== job 3547 ==
// processing_fsm
module processing_fsm(clock, reset, start_signal, size, done, 
                            buf_0_write_en, buf_1_write_en, error_buf_write_en,
                            buf_0_w_data, buf_1_w_data, error_mem_w_data,
                            buf_0_r_data, buf_1_r_data, error_mem_r_data,
                            buf_0_addr, buf_1_addr, error_mem_addr, buf_sel);
    input clock;
    input reset;
    input start_signal;
    input size;
    output reg done;
    output reg buf_0_write_en;
    output reg buf_1_write_en;
    output error_buf_write_en; 
    output reg [7:0] buf_0_w_data;
    output reg [7:0] buf_1_w_data;
    output [15:0] error_mem_w_data; 
    input  [7:0] buf_0_r_data;
    input  [7:0] buf_1_r_data;
    input  [15:0] error_mem_r_data; 
    output reg [15:0] buf_0_addr;
    output reg [15:0] buf_1_addr;
    output reg [15:0] error_mem_addr; 
    output reg buf_sel;
    assign error_buf_write_en = 1'b0;
    assign error_mem_w_data = 16'b0;
    parameter PIXEL_OFFSET = 1'b1, LINE_OFFSET = 9'd256, LINE_MAX = 8'd239, PIXELS_PER_LINE = 9'd256;
    parameter MAX_ADDRESS = 18'd61439;
    parameter
        WAIT              = 5'b00000,
        LOAD_MID_ERR      = 5'b00001,
        LOAD_BTM_ERR      = 5'b00010,
        CHECK_PACKET_ERR  = 5'b00011,
        NW_PIXEL          = 5'b00100,
        NORTH_PIXEL       = 5'b00101,
        NE_PIXEL          = 5'b00110,
        WEST_PIXEL        = 5'b00111,
        EAST_PIXEL        = 5'b01000,
        SW_PIXEL          = 5'b01001,
        SOUTH_PIXEL       = 5'b01010,
        SE_PIXEL          = 5'b01011,
        MEM_WAIT_1        = 5'b01100,
        MEM_WAIT_2        = 5'b01101,
        MEM_WAIT_3        = 5'b01110,
        SUM               = 5'b01111,
        WRITE_RESULT      = 5'b10000,
        DONE              = 5'b10001;
    reg [7:0] nw_pixel;
  ...
For scale: ~250 flip-flops, roughly 23,000 um^2 of cells after synthesis.
make LEC_CHECK=0 CAP_MARGIN=20 CORE_MARGIN=2 CORE_UTILIZATION=72 CTS_CLUSTER_SIZE=15 PLACE_DENSITY_LB_ADDON=0.02 SETUP_SLACK_MARGIN=0.68 SLEW_MARGIN=20 finish   # period 4.78 ns
run.sh (not shown) runs the stock make flow with config.mk's settings and CLKGATE_MAP_FILE=.
Job 3547 was carried through to the last stage, and its layout satisfied the timing, design-rule and antenna checks.
Relative to job 3547, the following input files were edited for job 8978:
Settings: clearing SETUP_SLACK_MARGIN, which used to be 0.68; clearing PLACE_DENSITY_LB_ADDON, which used to be 0.02; clearing CTS_CLUSTER_SIZE, which used to be 15; swapping 72 for 40 in CORE_UTILIZATION; swapping 4.78 for 5.51 in the clock period (ns, I/O delays scaled along).
- Between job 8978 and job 3547, the difference in proportion of register bits with asynchronous set or reset after synthesis is negligible.
- Max flop-to-flop setup slack across job 8978 and job 3547: job 8978

---

processing_fsm again, from the RTL that the note above started with.
// processing_fsm
module processing_fsm(clock, reset, start_signal, size, done, 
                            buf_0_write_en, buf_1_write_en, error_buf_write_en,
                            buf_0_w_data, buf_1_w_data, error_mem_w_data,
                            buf_0_r_data, buf_1_r_data, error_mem_r_data,
                            buf_0_addr, buf_1_addr, error_mem_addr, buf_sel);
    input clock;
    input reset;
    input start_signal;
    input size;
    output reg done;
    output reg buf_0_write_en;
    output reg buf_1_write_en;
    output error_buf_write_en; 
    output reg [7:0] buf_0_w_data;
    output reg [7:0] buf_1_w_data;
    output [15:0] error_mem_w_data; 
    input  [7:0] buf_0_r_data;
    input  [7:0] buf_1_r_data;
    input  [15:0] error_mem_r_data; 
    output reg [15:0] buf_0_addr;
    output reg [15:0] buf_1_addr;
    output reg [15:0] error_mem_addr; 
    output reg buf_sel;
    assign error_buf_write_en = 1'b0;
    assign error_mem_w_data = 16'b0;
    parameter PIXEL_OFFSET = 1'b1, LINE_OFFSET = 9'd256, LINE_MAX = 8'd239, PIXELS_PER_LINE = 9'd256;
    parameter MAX_ADDRESS = 18'd61439;
    parameter
        WAIT              = 5'b00000,
        LOAD_MID_ERR      = 5'b00001,
        LOAD_BTM_ERR      = 5'b00010,
        CHECK_PACKET_ERR  = 5'b00011,
        NW_PIXEL          = 5'b00100,
        NORTH_PIXEL       = 5'b00101,
        NE_PIXEL          = 5'b00110,
        WEST_PIXEL        = 5'b00111,
        EAST_PIXEL        = 5'b01000,
        SW_PIXEL          = 5'b01001,
        SOUTH_PIXEL       = 5'b01010,
        SE_PIXEL          = 5'b01011,
        MEM_WAIT_1        = 5'b01100,
        MEM_WAIT_2        = 5'b01101,
        MEM_WAIT_3        = 5'b01110,
        SUM               = 5'b01111,
        WRITE_RESULT      = 5'b10000,
        DONE              = 5'b10001;
    reg [7:0] nw_pixel;
    reg [7:0] n_pixel;
    reg [7:0] ne_pixel;
    reg [7:0] w_pixel;
    reg [7:0] e_pixel;
  ...
make LEC_CHECK=0 CAP_MARGIN=20 CORE_MARGIN=2 CORE_UTILIZATION=19 CTS_CLUSTER_SIZE=55 SLEW_MARGIN=20 finish   # period 7.0 ns
The starting point completed with no timing, DRC or antenna violations.
Next try:
--- a/flow/config.mk
+++ b/flow/config.mk
@@ -10,2 +10 @@
-export CORE_UTILIZATION = 19
-export CTS_CLUSTER_SIZE = 55
+export CORE_UTILIZATION = 68
==> flow/constraint.sdc (replaced) <==
create_clock -name core_clock -period 5.52 [get_ports {clock}]
set_input_delay 1.1040 -clock core_clock [delete_from_list [all_inputs] [get_ports {clock}]]
set_output_delay 1.1040 -clock core_clock [all_outputs]
set_load 0.01 [all_outputs]
The new run ran to the end with no violations.
Non-clock buffer count went up by 28.
Synthesized area is unchanged.
Wire length shrinks by a few percent.
Worst setup slack got worse by 1300 ps.
Sequential cell count stays the same.
Register-to-register slack gets worse by 1300 ps.
Next try:
--- a/flow/config.mk
+++ b/flow/config.mk
@@ -10 +10,3 @@
-export CORE_UTILIZATION = 68
+export CORE_UTILIZATION = 72
+export PLACE_DENSITY = 0.79
+export SETUP_SLACK_MARGIN = -0.42
==> flow/constraint.sdc (replaced) <==
create_clock -name core_clock -period 4.24 [get_ports {clock}]
set_input_delay 0.8480 -clock core_clock [delete_from_list [all_inputs] [get_ports {clock}]]
set_output_delay 0.8480 -clock core_clock [all_outputs]
set_load 0.01 [all_outputs]
- The changed run reached the layout checks and failed them: negative setup slack
- setup slack got worse by 770 ps
- via count goes up by 3.9%
- clock skew is higher by 22 ps
- clock-buffer cell count went up by 3
Next try:
--- a/flow/config.mk
+++ b/flow/config.mk
@@ -10,0 +11,2 @@
+export CTS_CLUSTER_SIZE = 87
+export HOLD_SLACK_MARGIN = -0.06
@@ -12,2 +14 @@
-export SETUP_SLACK_MARGIN = -0.42
-export SLEW_MARGIN = 20
+export SLEW_MARGIN = 30
==> flow/constraint.sdc (replaced) <==
create_clock -name core_clock -period 4.34 [get_ports {clock}]
set_input_delay 0.8680 -clock core_clock [delete_from_list [all_inputs] [get_ports {clock}]]
set_output_delay 0.8680 -clock core_clock [all_outputs]
set_load 0.01 [all_outputs]
After rerunning: The new run reached the layout checks and failed them: negative setup slack. Setup slack is better by 54 ps. Area after synthesis does not change. Count of clock-buffer cells in the layout increases by 1. Design area increases by 0.47%. Die size does not change. Worst hold slack is better by 23 ps. First-iteration DRC count increases by 20%.
